== build 95 ==
Design frameMakerTop, start of the top module:
module frameMakerTop (samplePoint, reset, canRX, isError, isStuff, endOverload, BS_onoff, CRCtype, BRS_Stop, invalidBit, CRCcalc_on, CRCtime, ackValue, IDE, EDL, BRS, isRemote, size, frame, frameReady, isStart);
	input wire samplePoint, reset, canRX, isError, isStuff;
	output wire endOverload, BS_onoff, BRS_Stop, invalidBit, CRCcalc_on, CRCtime, ackValue, IDE, EDL, BRS, isRemote, frameReady, isStart;
	output wire [1:0] CRCtype;
	output wire [9:0] size;
	output wire [150:0] frame;
	wire isOverloadFromInterframe, RTR_SRR, RTR_r1;
	interFrameSpace ifs (samplePoint, reset, canRX, frameReady, endOverload, isOverloadFromInterframe, isStart);
	overload ov (samplePoint, reset, canRX, isOverloadFromInterframe, isError, endOverload);
	framecontroller fc (samplePoint, reset, canRX, isStart, isStuff, isError, BS_onoff, CRCtype, BRS_Stop, invalidBit, CRCcalc_on, CRCtime, ackValue, RTR_SRR, IDE, EDL, BRS, RTR_r1, frameReady);
	DatavsRemote dr (RTR_SRR, IDE, RTR_r1, isRemote);
	frameSize fsz (samplePoint, reset, isStuff, isStart, size);
	frameStorage fst (samplePoint, reset, canRX, isStuff, isStart, frame);
endmodule
For scale: about 180 I/O pins, roughly 0.0094 sq mm of cells after synthesis.
make LEC_CHECK=0 ABC_AREA=1 CAP_MARGIN=10 CELL_PAD_IN_SITES_DETAIL_PLACEMENT=0 CORE_ASPECT_RATIO=0.98 CORE_MARGIN=2 CORE_UTILIZATION=66 CTS_CLUSTER_DIAMETER=29 CTS_CLUSTER_SIZE=58 GPL_ROUTABILITY_DRIVEN=0 HOLD_SLACK_MARGIN=0.29 MAX_ROUTING_LAYER=met4 PLACE_DENSITY=0.61 SLEW_MARGIN=20 TNS_END_PERCENT=40 finish   # period 2.02 ns
run.sh (not shown) runs the stock make flow with config.mk's settings and CLKGATE_MAP_FILE=.
Although it ran to completion, build 95 produced a layout that fails the final checks because of setup timing.
Edits applied to the flow inputs when going from build 95 to build 75:
Settings: CORE_UTILIZATION: 66 -> 59; ABC_AREA: 1 -> 0; PLACE_DENSITY: 0.61 -> unset; CTS_CLUSTER_DIAMETER: 29 -> unset; CORE_ASPECT_RATIO: 0.98 -> 0.82; HOLD_SLACK_MARGIN: 0.29 -> unset; the clock period (ns, I/O delays scaled along): 2.02 -> 2.1.
==> comparison <==
- Summary of build 75 over build 95: required time of the critical path rose 0.08 ns; post-synth area from yosys stat rose 2.6%; critical path depth fell 5; worst path arrival time fell 0.11 ns.
- Build 95 -> build 75: register area flat
- Diff build 95 -> build 75 | wire length | decrease of 37%
- Per the final summary, build 75 finished and its layout is clean on timing, DRC and antenna.
For build 37, these inputs were changed with respect to build 75:
Settings: a deleted CELL_PAD_IN_SITES_DETAIL_PLACEMENT that had been 0; a deleted TNS_END_PERCENT that had been 40; a deleted CORE_ASPECT_RATIO that had been 0.82; a change of CAP_MARGIN from 10 to 20; a deleted CTS_CLUSTER_SIZE that had been 58; a change of ABC_AREA from 0 to 1; a change of CORE_UTILIZATION from 59 to 54; a deleted MAX_ROUTING_LAYER that had been met4; a deleted GPL_ROUTABILITY_DRIVEN that had been 0; a change of the clock period (ns, I/O delays scaled along) from 2.1 to 2.24.
Notes after the runs:
Build 37 against build 75: die area up 6.2%, max-cap check violation count flat, total power down 6.0%, fraction of area in non-clock buffers down 1.3 points. Diff build 75..build 37 | number of I/O pins | unchanged. NOTE: instance tally after logic synthesis in build 37 exceeds that of build 75.

========
== run A ==
Starting RTL as in the previous note.
Settings: LEC_CHECK=0, ABC_AREA=1, CAP_MARGIN=10, CELL_PAD_IN_SITES_DETAIL_PLACEMENT=0, CORE_ASPECT_RATIO=0.92, CORE_MARGIN=2, CORE_UTILIZATION=71, CTS_CLUSTER_DIAMETER=48, CTS_CLUSTER_SIZE=58, GPL_ROUTABILITY_DRIVEN=0, MAX_ROUTING_LAYER=met4, PLACE_DENSITY_LB_ADDON=0.21, SLEW_MARGIN=20, TNS_END_PERCENT=40; clock period 2.1 ns.
Run A: it failed with a tool error in global routing (5_1_grt), so there are no final results.
Relative to run A, the following input files were edited for run B:
==> flow/config.mk <==
export PLATFORM = sky130hd
export DESIGN_NAME = frameMakerTop
export DESIGN_NICKNAME = frameMakerTop
export VERILOG_FILES = /design/flow/design.v
export SDC_FILE = /design/flow/constraint.sdc
export NUM_CORES = 4
export LEC_CHECK = 0
export ABC_AREA = 1
export CAP_MARGIN = 20
export CORE_MARGIN = 2
export CORE_UTILIZATION = 66
export MAX_ROUTING_LAYER = met4
export SETUP_SLACK_MARGIN = 0.44
export SLEW_MARGIN = 20
==> flow/constraint.sdc <==
create_clock -name core_clock -period 1.54 [get_ports {samplePoint}]
set_input_delay 0.3080 -clock core_clock [delete_from_list [all_inputs] [get_ports {samplePoint}]]
set_output_delay 0.3080 -clock core_clock [all_outputs]
set_load 0.01 [all_outputs]
## What came out
Run B did not finish; a tool error ended it in clock tree synthesis (4_1_cts).
Re instance count of the mapped netlist: no difference whatsoever between run B and run A.
Share of synthesized registers carrying an async set or reset came out exactly the same in run A and run B.
Delta (run B minus run A): worst setup slack before clock tree synthesis now sits lower, floorplan utilization now sits lower.
What run C does differently from run B at the input level:
-- flow/config.mk --
<<< run B, line 9
export CAP_MARGIN = 20
export CORE_MARGIN = 2
export CORE_UTILIZATION = 66
export MAX_ROUTING_LAYER = met4
export SETUP_SLACK_MARGIN = 0.44
export SLEW_MARGIN = 20
>>> run C, line 9
export CAP_MARGIN = 20
export CORE_MARGIN = 2
export CORE_UTILIZATION = 72
export SLEW_MARGIN = 20
==> flow/constraint.sdc <==
create_clock -name core_clock -period 6.77 [get_ports {samplePoint}]
set_input_delay 1.3540 -clock core_clock [delete_from_list [all_inputs] [get_ports {samplePoint}]]
set_output_delay 1.3540 -clock core_clock [all_outputs]
set_load 0.01 [all_outputs]
==> results <==
- Among run B and run C, the run that stopped before the end is run B, and it is the only one.
- FAIL run B @ clock tree synthesis (4_1_cts): tool exited with error
- The worst slack at placement reported for run C is greater than that of run B by 3.04 ns.
- Diff run B..run C | share of flip-flops with an asynchronous set or reset after synthesis | unchanged
- Diff run C..run B | area share of and-or/or-and cells after synthesis | unchanged
- Die size: run C is under run B
--- input diff run C..run D ---
-- flow/config.mk --
<<< run C, line 10
export CORE_MARGIN = 2
export CORE_UTILIZATION = 72
export SLEW_MARGIN = 20
>>> run D, line 10
export CORE_MARGIN = 2
export CORE_UTILIZATION = 72
export CTS_CLUSTER_DIAMETER = 372
export PLACE_DENSITY = 0.4
export SLEW_MARGIN = 20
==> flow/constraint.sdc <==
create_clock -name core_clock -period 4.34 [get_ports {samplePoint}]
set_input_delay 0.8680 -clock core_clock [delete_from_list [all_inputs] [get_ports {samplePoint}]]
set_output_delay 0.8680 -clock core_clock [all_outputs]
set_load 0.01 [all_outputs]
Sort run C and run D by first-pass GRT wire length desc -> top: run D. [diff] worst setup slack for register-to-register paths, run D relative to run C: regression. Kind of critical path: reg -> reg -> run D, in -> reg -> run C. Utilization run C -> run D: up. Side by side, post-layout worst setup margin turned out lower in run D than in run C. Run D vs. run C: data arrival time of the critical path lost 1.00 ns, initial antenna violation count went up 1, met3 wire length roughly the same. Diff run C -> run D | delay of the slowest cell on the worst path | decrease of 0.25 ns. Looking at timing startpoint of the critical path, the canRX result is from run C; the fc.cont[1] one comes from run D.
Power and IR drop assume default switching activity.
